v56:
Design Buzzer, start of the top module:
module Buzzer #(parameter isSim = 1,parameter isAHB = 0) (input wire clk,rst_n,
              output wire[31:0] BDMAC_RDATA,
              output wire       BDMAC_READYOUT,
              output wire[1:0]  BDMAC_RESP,
              input wire        BDMAC_SEL,
			  input wire        BDMAC_READY,
              input wire[31:0]  BDMAC_ADDR,
              input wire[1:0]   BDMAC_TRANS,
              input wire        BDMAC_WRITE,
              input wire[31:0]  BDMAC_WDATA,
              output wire[31:0] SBDMA_HADDR,
              output wire[1:0]  SBDMA_HTRANS,
              output wire       SBDMA_HWRITE,
              input wire[31:0]  SBDMA_HRDATA,
              input wire        SBDMA_HREADY,
              output wire[31:0] BBDMA_HADDR,
              output wire[1:0]  BBDMA_HTRANS,
              output wire       BBDMA_HWRITE,
              input wire[31:0]  BBDMA_HRDATA,
              input wire        BBDMA_HREADY,
              output wire PWM);
For scale: about 2300 cells after synthesis, roughly 380 flip-flops.
==> flow/config.mk <==
export PLATFORM = sky130hd
export DESIGN_NAME = Buzzer
export DESIGN_NICKNAME = Buzzer
export VERILOG_FILES = /design/flow/design.v
export SDC_FILE = /design/flow/constraint.sdc
export NUM_CORES = 4
export LEC_CHECK = 0
export ABC_AREA = 0
export CAP_MARGIN = 10
export CELL_PAD_IN_SITES_DETAIL_PLACEMENT = 1
export CELL_PAD_IN_SITES_GLOBAL_PLACEMENT = 3
export CORE_ASPECT_RATIO = 0.55
export CORE_MARGIN = 7
export CORE_UTILIZATION = 46
export CTS_CLUSTER_DIAMETER = 292
export CTS_CLUSTER_SIZE = 31
export GPL_TIMING_DRIVEN = 0
export MAX_ROUTING_LAYER = met5
export PLACE_DENSITY_LB_ADDON = 0.0
export SETUP_SLACK_MARGIN = 1.02
export SLEW_MARGIN = 5
==> flow/constraint.sdc <==
create_clock -name core_clock -period 7.62 [get_ports {clk}]
set_input_delay 1.5240 -clock core_clock [delete_from_list [all_inputs] [get_ports {clk}]]
set_output_delay 1.5240 -clock core_clock [all_outputs]
set_load 0.01 [all_outputs]
run.sh (not shown) runs the stock make flow with config.mk's settings and CLKGATE_MAP_FILE=.
global placement (3_3_place_gp): v56 exited with error
> inputs changed (v56 -> v34)
Settings: a deleted CORE_ASPECT_RATIO that had been 0.55; a change of CORE_MARGIN from 7 to 2; a change of SLEW_MARGIN from 5 to 20; a change of CORE_UTILIZATION from 46 to 40; a deleted PLACE_DENSITY_LB_ADDON that had been 0.0; a deleted CELL_PAD_IN_SITES_DETAIL_PLACEMENT that had been 1; a change of CAP_MARGIN from 10 to 20; a deleted ABC_AREA that had been 0; a deleted CTS_CLUSTER_SIZE that had been 31; a deleted GPL_TIMING_DRIVEN that had been 0; a deleted MAX_ROUTING_LAYER that had been met5; a deleted CELL_PAD_IN_SITES_GLOBAL_PLACEMENT that had been 3; a deleted SETUP_SLACK_MARGIN that had been 1.02; a deleted CTS_CLUSTER_DIAMETER that had been 292; a change of the clock period (ns, I/O delays scaled along) from 7.62 to 10.0.
Notes after the runs:
- Every stage of the flow completed for v34, and the final layout passed the timing, design-rule and antenna checks.
- v56 → v34: chip footprint higher; horizontal die dimension went down by 23%; area fraction in xor and xnor cells stayed essentially flat.
- Diff v56..v34 | synthesized cell count | unchanged
Here is what was changed in the inputs of v43 compared with v34.
Settings: CTS_CLUSTER_SIZE newly set to 21; MAX_ROUTING_LAYER newly set to met4; TNS_END_PERCENT newly set to 40; CORE_UTILIZATION changed from 40 to 20.
==> comparison <==
- Share of power burned in the clock network: v43 > v34
- | chip footprint | lower: v34 |
- Looking at v34 and v43, the CTS clock-pin slew for the worst setup and hold paths is a wash.
- Cell area grows by a few percent when moving from v34 to v43.
- Core utilization at floorplan down 20 points in v43 wrt v34
- v43 vs v34 — global-route wire length before repair rose 8.8%.
- Met2 wire length (v43 over v34): increase, about 6%

---

Buzzer again, from the RTL that the note above started with.
Settings: LEC_CHECK=0, CAP_MARGIN=20, CELL_PAD_IN_SITES_DETAIL_PLACEMENT=2, CORE_ASPECT_RATIO=1.2, CORE_MARGIN=2, CORE_UTILIZATION=61, CTS_CLUSTER_DIAMETER=239, GPL_ROUTABILITY_DRIVEN=1, GPL_TIMING_DRIVEN=0, HOLD_SLACK_MARGIN=0.3, MIN_ROUTING_LAYER=met2, PLACE_DENSITY=0.82, SLEW_MARGIN=5; clock period 5.18 ns.
The starting point failed in 3_5_place_dp.
==> next run, changes <==
==> flow/config.mk (replaced) <==
export PLATFORM = sky130hd
export DESIGN_NAME = Buzzer
export DESIGN_NICKNAME = Buzzer
export VERILOG_FILES = /design/flow/design.v
export SDC_FILE = /design/flow/constraint.sdc
export NUM_CORES = 4
export LEC_CHECK = 0
export CAP_MARGIN = 20
export CORE_MARGIN = 2
export CORE_UTILIZATION = 58
export SETUP_SLACK_MARGIN = 1.25
export SLEW_MARGIN = 20
==> flow/constraint.sdc (replaced) <==
create_clock -name core_clock -period 6.61 [get_ports {clk}]
set_input_delay 1.3220 -clock core_clock [delete_from_list [all_inputs] [get_ports {clk}]]
set_output_delay 1.3220 -clock core_clock [all_outputs]
set_load 0.01 [all_outputs]
After rerunning: With this change the flow finished with timing, DRC and antenna clean; die size climbs by 5.0%; synthesized cell count does not change; area after synthesis is unchanged.
==> next run, changes <==
--- a/flow/config.mk
+++ b/flow/config.mk
@@ -9,4 +9,5 @@
 export CORE_MARGIN = 2
-export CORE_UTILIZATION = 58
-export SETUP_SLACK_MARGIN = 1.25
+export CORE_UTILIZATION = 70
+export CTS_CLUSTER_DIAMETER = 52
 export SLEW_MARGIN = 20
+export TNS_END_PERCENT = 5
==> flow/constraint.sdc (replaced) <==
create_clock -name core_clock -period 9.72 [get_ports {clk}]
set_input_delay 1.9440 -clock core_clock [delete_from_list [all_inputs] [get_ports {clk}]]
set_output_delay 1.9440 -clock core_clock [all_outputs]
set_load 0.01 [all_outputs]
The new run completed with no timing, DRC or antenna violations. Sequential power falls by about 30%. Routed wire length rises by about 17%. Final area hardly moves.
==> next run, changes <==
--- a/flow/config.mk
+++ b/flow/config.mk
@@ -9,5 +9,3 @@
 export CORE_MARGIN = 2
-export CORE_UTILIZATION = 70
-export CTS_CLUSTER_DIAMETER = 52
+export CORE_UTILIZATION = 56
 export SLEW_MARGIN = 20
-export TNS_END_PERCENT = 5
==> flow/constraint.sdc (replaced) <==
create_clock -name core_clock -period 4.42 [get_ports {clk}]
set_input_delay 0.8840 -clock core_clock [delete_from_list [all_inputs] [get_ports {clk}]]
set_output_delay 0.8840 -clock core_clock [all_outputs]
set_load 0.01 [all_outputs]
=> The changed run finished with timing, DRC and antenna clean. Final area is higher by 1.0%. Critical path depth is higher by 5. Worst setup slack loses 3800 ps. Total power is higher by 110%. Die size is higher by 24%.
==> next run, changes <==
--- a/flow/config.mk
+++ b/flow/config.mk
@@ -9,3 +9,5 @@
 export CORE_MARGIN = 2
-export CORE_UTILIZATION = 56
+export CORE_UTILIZATION = 68
+export CTS_CLUSTER_DIAMETER = 52
+export SETUP_SLACK_MARGIN = 1.25
 export SLEW_MARGIN = 20
==> flow/constraint.sdc (replaced) <==
create_clock -name core_clock -period 9.69 [get_ports {clk}]
set_input_delay 1.9380 -clock core_clock [delete_from_list [all_inputs] [get_ports {clk}]]
set_output_delay 1.9380 -clock core_clock [all_outputs]
set_load 0.01 [all_outputs]
Flip-flop count is unchanged.
Power falls by about 54%.
Count of clock-buffer cells in the layout falls by 15.
Area after synthesis is unchanged.
Worst setup slack gains 3900 ps.
Via count rises by 3.0%.
Critical path depth falls by 5.

---

Buzzer again, from the RTL that the note above started with.
==> flow/config.mk <==
export PLATFORM = sky130hd
export DESIGN_NAME = Buzzer
export DESIGN_NICKNAME = Buzzer
export VERILOG_FILES = /design/flow/design.v
export SDC_FILE = /design/flow/constraint.sdc
export NUM_CORES = 4
export LEC_CHECK = 0
export ABC_AREA = 1
export CAP_MARGIN = 0
export CELL_PAD_IN_SITES_GLOBAL_PLACEMENT = 0
export CORE_MARGIN = 2
export CORE_UTILIZATION = 72
export CTS_CLUSTER_DIAMETER = 29
export CTS_CLUSTER_SIZE = 72
export GPL_TIMING_DRIVEN = 1
export HOLD_SLACK_MARGIN = -0.1
export MAX_ROUTING_LAYER = met4
export PLACE_DENSITY_LB_ADDON = 0.27
export SETUP_SLACK_MARGIN = 0.68
export SLEW_MARGIN = 30
==> flow/constraint.sdc <==
create_clock -name core_clock -period 2.64 [get_ports {clk}]
set_input_delay 0.5280 -clock core_clock [delete_from_list [all_inputs] [get_ports {clk}]]
set_output_delay 0.5280 -clock core_clock [all_outputs]
set_load 0.01 [all_outputs]
The baseline died in clock tree synthesis (4_1_cts).
Edit:
==> flow/config.mk (replaced) <==
export PLATFORM = sky130hd
export DESIGN_NAME = Buzzer
export DESIGN_NICKNAME = Buzzer
export VERILOG_FILES = /design/flow/design.v
export SDC_FILE = /design/flow/constraint.sdc
export NUM_CORES = 4
export LEC_CHECK = 0
export CAP_MARGIN = 20
export CORE_MARGIN = 2
export CORE_UTILIZATION = 40
export SLEW_MARGIN = 20
==> flow/constraint.sdc (replaced) <==
create_clock -name core_clock -period 4.76 [get_ports {clk}]
set_input_delay 0.9520 -clock core_clock [delete_from_list [all_inputs] [get_ports {clk}]]
set_output_delay 0.9520 -clock core_clock [all_outputs]
set_load 0.01 [all_outputs]
The changed run finished clean.
Area after synthesis came out lower slightly.
Die size is higher by well over a third.
Synthesized cell count came out lower by a quarter to a third.
Edit:
--- a/flow/config.mk
+++ b/flow/config.mk
@@ -9,3 +9,3 @@
 export CORE_MARGIN = 2
-export CORE_UTILIZATION = 40
+export CORE_UTILIZATION = 59
 export SLEW_MARGIN = 20
The changed run produced a clean layout.
Wire length came out lower by 5.8%.
Total power came out lower by 1.2%.
Final area came out lower by about 1.4%.

---

Starting RTL as in the previous note.
make LEC_CHECK=0 ABC_AREA=0 CAP_MARGIN=0 CELL_PAD_IN_SITES_DETAIL_PLACEMENT=1 CELL_PAD_IN_SITES_GLOBAL_PLACEMENT=0 CORE_MARGIN=7 CORE_UTILIZATION=46 CTS_CLUSTER_SIZE=90 GPL_TIMING_DRIVEN=1 HOLD_SLACK_MARGIN=0.05 MAX_ROUTING_LAYER=met4 PLACE_DENSITY_LB_ADDON=0.0 SETUP_SLACK_MARGIN=1.02 SLEW_MARGIN=5 finish   # period 7.6 ns
==> next run, changes <==
Settings changed: ABC_AREA 0 to 1, CAP_MARGIN 0 to 20, SLEW_MARGIN 5 to 15.
The changed run finished clean.
Count of clock-buffer cells in the layout climbs by 7.
Design area goes up by 1.5%.
Power came out lower by 4.5%.
Synthesized area rose by 1.1%.
Synthesized cell count rose by 32%.
==> next run, changes <==
Settings changed: ABC_AREA 1 to default, CELL_PAD_IN_SITES_DETAIL_PLACEMENT 1 to default, CELL_PAD_IN_SITES_GLOBAL_PLACEMENT 0 to default, CORE_MARGIN 7 to 2, CORE_UTILIZATION 46 to 56, CTS_CLUSTER_SIZE 90 to default, GPL_TIMING_DRIVEN 1 to default, HOLD_SLACK_MARGIN 0.05 to default, MAX_ROUTING_LAYER met4 to default, PLACE_DENSITY_LB_ADDON 0.0 to default, SETUP_SLACK_MARGIN 1.02 to default, SLEW_MARGIN 15 to 20.
Clock period 7.6 ns to 4.61 ns, I/O delays scaled along.
Outcome:
- The new run passed the timing, design-rule and antenna checks
- utilization climbs by 11 points
- routed wire length decreases by a quarter to a third
- power is higher by well over a third
- worst hold slack is worse by 0.11 ns
- synthesized area drops slightly
==> next run, changes <==
Settings changed: CORE_UTILIZATION 56 to 66, CTS_CLUSTER_SIZE from default to 42, SETUP_SLACK_MARGIN from default to 0.88.
Clock period 4.61 ns to 2.96 ns, I/O delays scaled along.
What happened: This time the run stopped in global routing (5_1_grt) on GRT-0232. Area after synthesis stays the same. Synthesized cell count stays the same. Die size goes down by 15%.
==> next run, changes <==
Settings changed: CORE_UTILIZATION 66 to 20, CTS_CLUSTER_SIZE 42 to default, SETUP_SLACK_MARGIN 0.88 to default, TNS_END_PERCENT from default to 40.
Clock period 2.96 ns to 10.0 ns, I/O delays scaled along.
This time the run completed without violations; die area went up to 3.2 times its value; area after synthesis is unchanged; synthesized cell count is unchanged.
==> next run, changes <==
Settings changed: CAP_MARGIN 20 to 0, CELL_PAD_IN_SITES_DETAIL_PLACEMENT from default to 1, CELL_PAD_IN_SITES_GLOBAL_PLACEMENT from default to 2, CORE_MARGIN 2 to 5, CORE_UTILIZATION 20 to 64, CTS_CLUSTER_SIZE from default to 21, GPL_ROUTABILITY_DRIVEN from default to 0, GPL_TIMING_DRIVEN from default to 0, HOLD_SLACK_MARGIN from default to 0.13, MAX_ROUTING_LAYER from default to met4, MIN_ROUTING_LAYER from default to met2, PLACE_DENSITY_LB_ADDON from default to 0.25, SETUP_SLACK_MARGIN from default to 2.54, SLEW_MARGIN 20 to 35.
- This time the run never finished: it broke off in global placement without I/O (3_1_place_gp_skip_io) on FLW-0024
- die size came out lower by 66%
- synthesized cell count is unchanged
- area after synthesis is unchanged
Power figures rest on the tool's default switching activity, not on a simulated workload.
